job 4095:
// life16
module life16(
    input clk,
    input load,
    input [255:0] data,
    output reg [255:0] q);
==> flow/config.mk <==
export PLATFORM = sky130hd
export DESIGN_NAME = life16
export DESIGN_NICKNAME = life16
export VERILOG_FILES = /design/flow/design.v
export SDC_FILE = /design/flow/constraint.sdc
export NUM_CORES = 4
export LEC_CHECK = 0
export CAP_MARGIN = 35
export CELL_PAD_IN_SITES_GLOBAL_PLACEMENT = 0
export CORE_MARGIN = 2
export CORE_UTILIZATION = 69
export CTS_CLUSTER_SIZE = 34
export GPL_TIMING_DRIVEN = 1
export SETUP_SLACK_MARGIN = 0.97
export SLEW_MARGIN = 15
==> flow/constraint.sdc <==
create_clock -name core_clock -period 3.53 [get_ports {clk}]
set_input_delay 0.7060 -clock core_clock [delete_from_list [all_inputs] [get_ports {clk}]]
set_output_delay 0.7060 -clock core_clock [all_outputs]
set_load 0.01 [all_outputs]
run.sh (not shown) runs the stock make flow with config.mk's settings and CLKGATE_MAP_FILE=.
Job 4095 got as far as 5_1_grt, where a tool error ended the run.
The inputs of job 3060 differ from those of job 4095 as listed below.
Settings: SETUP_SLACK_MARGIN changed from 0.97 to -0.2; CORE_UTILIZATION changed from 69 to 72; SLEW_MARGIN changed from 15 to 20; CTS_CLUSTER_SIZE removed (was 34); CELL_PAD_IN_SITES_GLOBAL_PLACEMENT removed (was 0); GPL_TIMING_DRIVEN removed (was 1); CAP_MARGIN changed from 35 to 20; the clock period (ns, I/O delays scaled along) changed from 3.53 to 2.15.
--- outcome ---
Job 3060 did not finish; a tool error ended it in 4_1_cts.
Per the comparison of job 3060 with job 4095, last weighted congestion value of the routability-driven placer +about 3.7%; instance count after placement with tap cells included now larger.
Re count of instantiated cells in the yosys netlist: no difference whatsoever between job 3060 and job 4095.
Compared with job 4095, in job 3060 cell area reported after detailed placement now sits higher; area of the placeable core decreased 4.9%; register share after synthesis about even.
Re post-synthesis cell count: no difference whatsoever between job 3060 and job 4095.
Post-placement setup slack for job 3060: 1530 ps down relative to job 4095
Job 3060 and job 4095 ended up with roughly the same chip area estimate from yosys synthesis.
Job 3060 vs. job 4095: area enclosed by the die boundary went down by about 4%.
Going from job 4095 to job 3060, core utilization at floorplan grows by 3.6 points.
--- input diff job 3060..job 3633 ---
Settings: CORE_UTILIZATION: 72 -> 40; CELL_PAD_IN_SITES_DETAIL_PLACEMENT: unset -> 1; SETUP_SLACK_MARGIN: -0.2 -> unset; CORE_ASPECT_RATIO: unset -> 1.66; the clock period (ns, I/O delays scaled along): 2.15 -> 5.0.
--- outcome ---
Site row count in job 3633 is 75 above job 3060. As far as share of async-settable or async-resettable flops after synthesis goes, job 3060 and job 3633 are indistinguishable; the numbers are identical. Mean cell area of the mapped netlist came out exactly the same in job 3060 and job 3633. Die extent in y was higher in job 3633 than in job 3060. Of job 3060 and job 3633, only job 3060 never reached the final stage. The flow ended early for job 3060: it failed with a tool error in 4_1_cts. Combined area of all synthesized cells: job 3633 vs job 3060 identical. On job 3633: full die area is about 80% higher than what job 3060 gave. Of job 3060 and job 3633, the higher chip width belongs to job 3633. Job 3633 -> job 3060: area reported by Yosys stat delta 0, exact match. Job 3633 vs. job 3060: count of buffers inserted at the top-level ports roughly the same, number of instances in the placed design now smaller.
## Diff of input files: job 2353 against job 3633
Settings: a change of SLEW_MARGIN from 20 to 15; an added MAX_ROUTING_LAYER of met5; an added ABC_AREA of 1; an added HOLD_SLACK_MARGIN of 0.27; a change of CORE_ASPECT_RATIO from 1.66 to 1.71; an added MIN_ROUTING_LAYER of met1; a change of CORE_MARGIN from 2 to 7; an added CTS_CLUSTER_DIAMETER of 334; an added GPL_TIMING_DRIVEN of 0; an added SETUP_SLACK_MARGIN of -0.07; a change of CORE_UTILIZATION from 40 to 26.
==> comparison <==
Looking at number of logic gates, job 2353 sits about 30% above job 3633. Taking job 3633 as the reference point, the number of distinct library cells after synthesis of job 2353 falls by 3. Summary of job 2353 over job 3633: global-route usage shows a reduction of 6.6 points; utilization of the core after routing fell by 16 points. Job 2353 — worst setup slack 230 ps higher, job 3633 as reference. Job 2353 reports a lower sequential share of layout area than job 3633 does. Slowest library cell on the worst path: sky130_fd_sc_hd__edfxtp_1 -> job 3633, sky130_fd_sc_hd__inv_1 -> job 2353. Delta (job 2353 minus job 3633): clock period minus final worst setup slack fell 230 ps, detailed router's first-iteration violation count rose 0.93%.
diff inputs: job 2353 => job 1258
Settings: a deleted CORE_ASPECT_RATIO that had been 1.71; a deleted CTS_CLUSTER_DIAMETER that had been 334; a change of CORE_MARGIN from 7 to 2; a change of SETUP_SLACK_MARGIN from -0.07 to 0.01; a deleted CELL_PAD_IN_SITES_DETAIL_PLACEMENT that had been 1; a deleted MIN_ROUTING_LAYER that had been met1; a deleted GPL_TIMING_DRIVEN that had been 0; a deleted MAX_ROUTING_LAYER that had been met5; a change of SLEW_MARGIN from 15 to 20; a change of CORE_UTILIZATION from 26 to 70; a deleted HOLD_SLACK_MARGIN that had been 0.27; a change of the clock period (ns, I/O delays scaled along) from 5.0 to 2.15.
Findings:
- The layout from job 1258, despite a flow that completed every stage, fails the layout checks, with the failing checks listed as setup timing.
- Final design instance area without fill sits higher in job 1258 than in job 2353.
- Across both runs, clock-buffer cell count was lower for job 1258 than for job 2353.
- Job 1258 vs. job 2353: part of the cycle the worst path needs went up by 130 points.
- Worst hold margin: job 1258 < job 2353
- Maximum net fanout on the critical path in job 1258 is 4 lower than in job 2353
- Taking job 1258 as 1.0, job 2353 lands at 0.35 on number of ordinary and repair buffers in the finished layout.


life16 again, from the RTL that the note above started with.
Settings: LEC_CHECK=0, CAP_MARGIN=0, CELL_PAD_IN_SITES_DETAIL_PLACEMENT=1, CORE_MARGIN=6, CORE_UTILIZATION=26, CTS_CLUSTER_DIAMETER=334, GPL_TIMING_DRIVEN=0, MAX_ROUTING_LAYER=met4, MIN_ROUTING_LAYER=met2, SETUP_SLACK_MARGIN=-0.07, SLEW_MARGIN=20; clock period 5.0 ns.
The starting point finished with timing, DRC and antenna clean.
Next try:
- CAP_MARGIN: 0 -> 10
- CELL_PAD_IN_SITES_DETAIL_PLACEMENT: 1 -> unset
- CORE_MARGIN: 6 -> 2
- CORE_UTILIZATION: 26 -> 72
- CTS_CLUSTER_DIAMETER: 334 -> unset
- GPL_TIMING_DRIVEN: 0 -> unset
- MAX_ROUTING_LAYER: met4 -> unset
- MIN_ROUTING_LAYER: met2 -> unset
- SETUP_SLACK_MARGIN: -0.07 -> 0.21
- clock period: 5.0 -> 2.52 ns (I/O delays scaled with it)
After rerunning:
- This time the run did not get past 4_1_cts with DPL-0038
- synthesized area is unchanged
- die size drops by 65%
- synthesized cell count is unchanged
Next try:
- CAP_MARGIN: 10 -> 20
- CORE_UTILIZATION: 72 -> 40
- SETUP_SLACK_MARGIN: 0.21 -> unset
- clock period: 2.52 -> 5.0 ns (I/O delays scaled with it)
With this change the flow ran to the end with no violations.
Synthesized cell count does not change.
Area after synthesis is unchanged.
Die size is higher by 79%.
Next try:
- CAP_MARGIN: 20 -> 30
- CELL_PAD_IN_SITES_DETAIL_PLACEMENT: unset -> 1
- CELL_PAD_IN_SITES_GLOBAL_PLACEMENT: unset -> 1
- CORE_ASPECT_RATIO: unset -> 1.66
- HOLD_SLACK_MARGIN: unset -> 0.15
- MAX_ROUTING_LAYER: unset -> met4
- PLACE_DENSITY_LB_ADDON: unset -> 0.19
- SETUP_SLACK_MARGIN: unset -> 1.16
=>
- count of clock-buffer cells in the layout fell by 6
- final cell count rises by roughly a tenth
- worst hold slack gains 83 ps
- clock skew is about the same
- non-clock buffer count grows by 848
- global-route usage climbs by 4.8 points
- synthesized area is unchanged
- routed wire length goes up by about a fifth
